// Cinema
module Cinema(input [17:0]SW, input clk, input rst, output reg [17:0]LEDR , input [3:0]KEY, output [7:0]HEX0,
			  output [7:0]HEX4, output [7:0]HEX5, output [7:0]HEX6, output [7:0]HEX7, output [7:0]HEX1, output [7:0]HEX2, output [7:0]HEX3);
clock: 19.9 ns
lec_check: 0
abc_area: 1
cap_margin: 0
cell_pad_in_sites_global_placement: 1
core_aspect_ratio: 0.5
core_margin: 7
core_utilization: 61
cts_cluster_diameter: 247
cts_cluster_size: 98
max_routing_layer: met5
place_density: 0.35
slew_margin: 20
tns_end_percent: 10
run.sh (not shown) runs the stock make flow with config.mk's settings and CLKGATE_MAP_FILE=.
Rerun with:
- CORE_ASPECT_RATIO: 0.5 -> not set
- CORE_UTILIZATION: 61 -> 26
- PLACE_DENSITY: 0.35 -> 0.9
- TNS_END_PERCENT: 10 -> 80
Effect:
- hold slack is about the same
- die size rises by 120%
- critical path depth stays the same
- final cell count rises by 16%
- design area rises by 3.3%
- non-clock buffer count rises by 2
- global-route usage falls by 13 points
- clock-buffer cell count rises by 1
Rerun with:
- CORE_UTILIZATION: 26 -> 56
- PLACE_DENSITY: 0.9 -> 0.35
- TNS_END_PERCENT: 80 -> 15
What happened: The changed run ran to the end with no violations. Synthesized area is unchanged. Core utilization rises by 32 points. Setup slack loses 71 ps. Sequential share of layout area rises by 0.57 points. Count of clock-buffer cells in the layout is unchanged. Critical path depth stays the same.
Rerun with:
- ABC_AREA: 1 -> not set
- CAP_MARGIN: 0 -> 20
- CELL_PAD_IN_SITES_GLOBAL_PLACEMENT: 1 -> not set
- CORE_MARGIN: 7 -> 2
- CORE_UTILIZATION: 56 -> 40
- CTS_CLUSTER_DIAMETER: 247 -> not set
- CTS_CLUSTER_SIZE: 98 -> not set
- MAX_ROUTING_LAYER: met5 -> not set
- PLACE_DENSITY: 0.35 -> not set
- TNS_END_PERCENT: 15 -> not set
- clock period: 19.9 -> 19.2 ns (I/O delays scaled with it)
Non-clock buffer count is higher by 25.
Area after synthesis went up by about 2.8%.
Cell area is higher by 4.7%.
Critical path depth drops by 7.
Die area climbs by 28%.
Routed wire length increases by 6.3%.
Via count is lower by 0.49%.
Worst setup slack got worse by 520 ps.
Utilization goes down by 17 points.
Global-route usage goes down by 3.9 points.
Rerun with:
- ABC_AREA: not set -> 1
- CORE_UTILIZATION: 40 -> 72
- CTS_CLUSTER_DIAMETER: not set -> 170
- CTS_CLUSTER_SIZE: not set -> 98
- clock period: 19.2 -> 13.0 ns (I/O delays scaled with it)
Now the flow died in 5_1_grt.
Die size falls by 45%.
Synthesized area falls by 2.7%.
Synthesized cell count rises by 11%.
Rerun with:
- CORE_UTILIZATION: 72 -> 62
- CTS_CLUSTER_DIAMETER: 170 -> not set
- clock period: 13.0 -> 10.8 ns (I/O delays scaled with it)
What happened: The changed run completed and failed the layout checks on setup timing. Area after synthesis is unchanged. Synthesized cell count stays the same. Die size rose by 16%.

## JK
Starting RTL as in the previous note.
Settings: LEC_CHECK=0, ABC_AREA=0, CAP_MARGIN=0, CELL_PAD_IN_SITES_GLOBAL_PLACEMENT=0, CORE_MARGIN=2, CORE_UTILIZATION=72, CTS_CLUSTER_DIAMETER=52, MAX_ROUTING_LAYER=met4, SETUP_SLACK_MARGIN=3.99, SLEW_MARGIN=20, TNS_END_PERCENT=80; clock period 13.6 ns.
Ran to the end and failed final checks on setup timing: JK.
What MS does differently from JK at the input level:
- putting PLACE_DENSITY_LB_ADDON at 0.01 where nothing was set
- clearing CELL_PAD_IN_SITES_GLOBAL_PLACEMENT, which used to be 0
- swapping 0 for 20 in CAP_MARGIN
- clearing SETUP_SLACK_MARGIN, which used to be 3.99
- clearing ABC_AREA, which used to be 0
- clearing MAX_ROUTING_LAYER, which used to be met4
- clearing TNS_END_PERCENT, which used to be 80
- clearing CTS_CLUSTER_DIAMETER, which used to be 52
- swapping 13.6 for 14.3 in the clock period (ns, I/O delays scaled along)
==> results <==
- Compared with JK, in MS clock net sink count roughly the same, number of diodes added for antenna fixing rose 7.
- Area: MS vs JK -> MS larger
- Going from JK to MS, the placement-stage worst setup slack was found to have gone up by 0.63 ns.
- MS vs JK, sequential share of layout area went down by 0.29 points.
- Of JK and MS, not a single run came through the flow clean.
- Final checks on JK, whose flow otherwise completed, came back failing, citing setup timing.
- Looking at register-to-register slack across both flows, MS is the stronger of the two, with JK trailing.
- MS ends up with higher wire length on met1 than JK does.
- Count of buffers added by post-CTS timing repair for setup delta for MS relative to JK: 1 lower
Input changes introduced in AL (baseline for comparison: MS):
- setting HOLD_SLACK_MARGIN to 0.29 for the first time
- setting CTS_CLUSTER_SIZE to 79 for the first time
- setting ABC_AREA to 1 for the first time
Notes after the runs:
AL: GRT-0232 in global routing -> run aborted
[compare] base=MS new=AL: die area decreased by about 2.6% relative to the old numbers; post-CTS resize count increased by 37 relative to the old numbers; simple-gate share of the synthesized area increased by 1.8 points relative to the old numbers; portion of netlist area occupied by mux cells decreased by 2.2 points relative to the old numbers; number of distinct standard cells referenced by the synthesized netlist decreased by 37 relative to the old numbers.
Mean instance size in the synthesized netlist on AL is down relative to MS.
Sort AL and MS by cell area after technology mapping asc -> top: AL
Setup changes, AL to TR
- removing CTS_CLUSTER_SIZE (formerly 79)
- setting TNS_END_PERCENT to 5 for the first time
- setting MAX_ROUTING_LAYER to met4 for the first time
- removing ABC_AREA (formerly 1)
- removing HOLD_SLACK_MARGIN (formerly 0.29)
- setting SETUP_SLACK_MARGIN to 4.25 for the first time
### Flow results
- | TR | all stages done | FAIL | setup timing |
- AL did not finish; a tool error ended it in global routing.
- TR vs. AL: number of cells in Yosys stat decreased about 10%, portion of the post-synthesis area used by sequential elements went down by 0.58 points, post-CTS repair timing setup buffer count went down 84%.
- Measured against each other, TR and AL differ in worst setup slack before clock tree synthesis, the higher figure coming from AL.
- Die height grows slightly when moving from AL to TR.
- Total half-perimeter wirelength after legalization and detailed placement (higher): TR
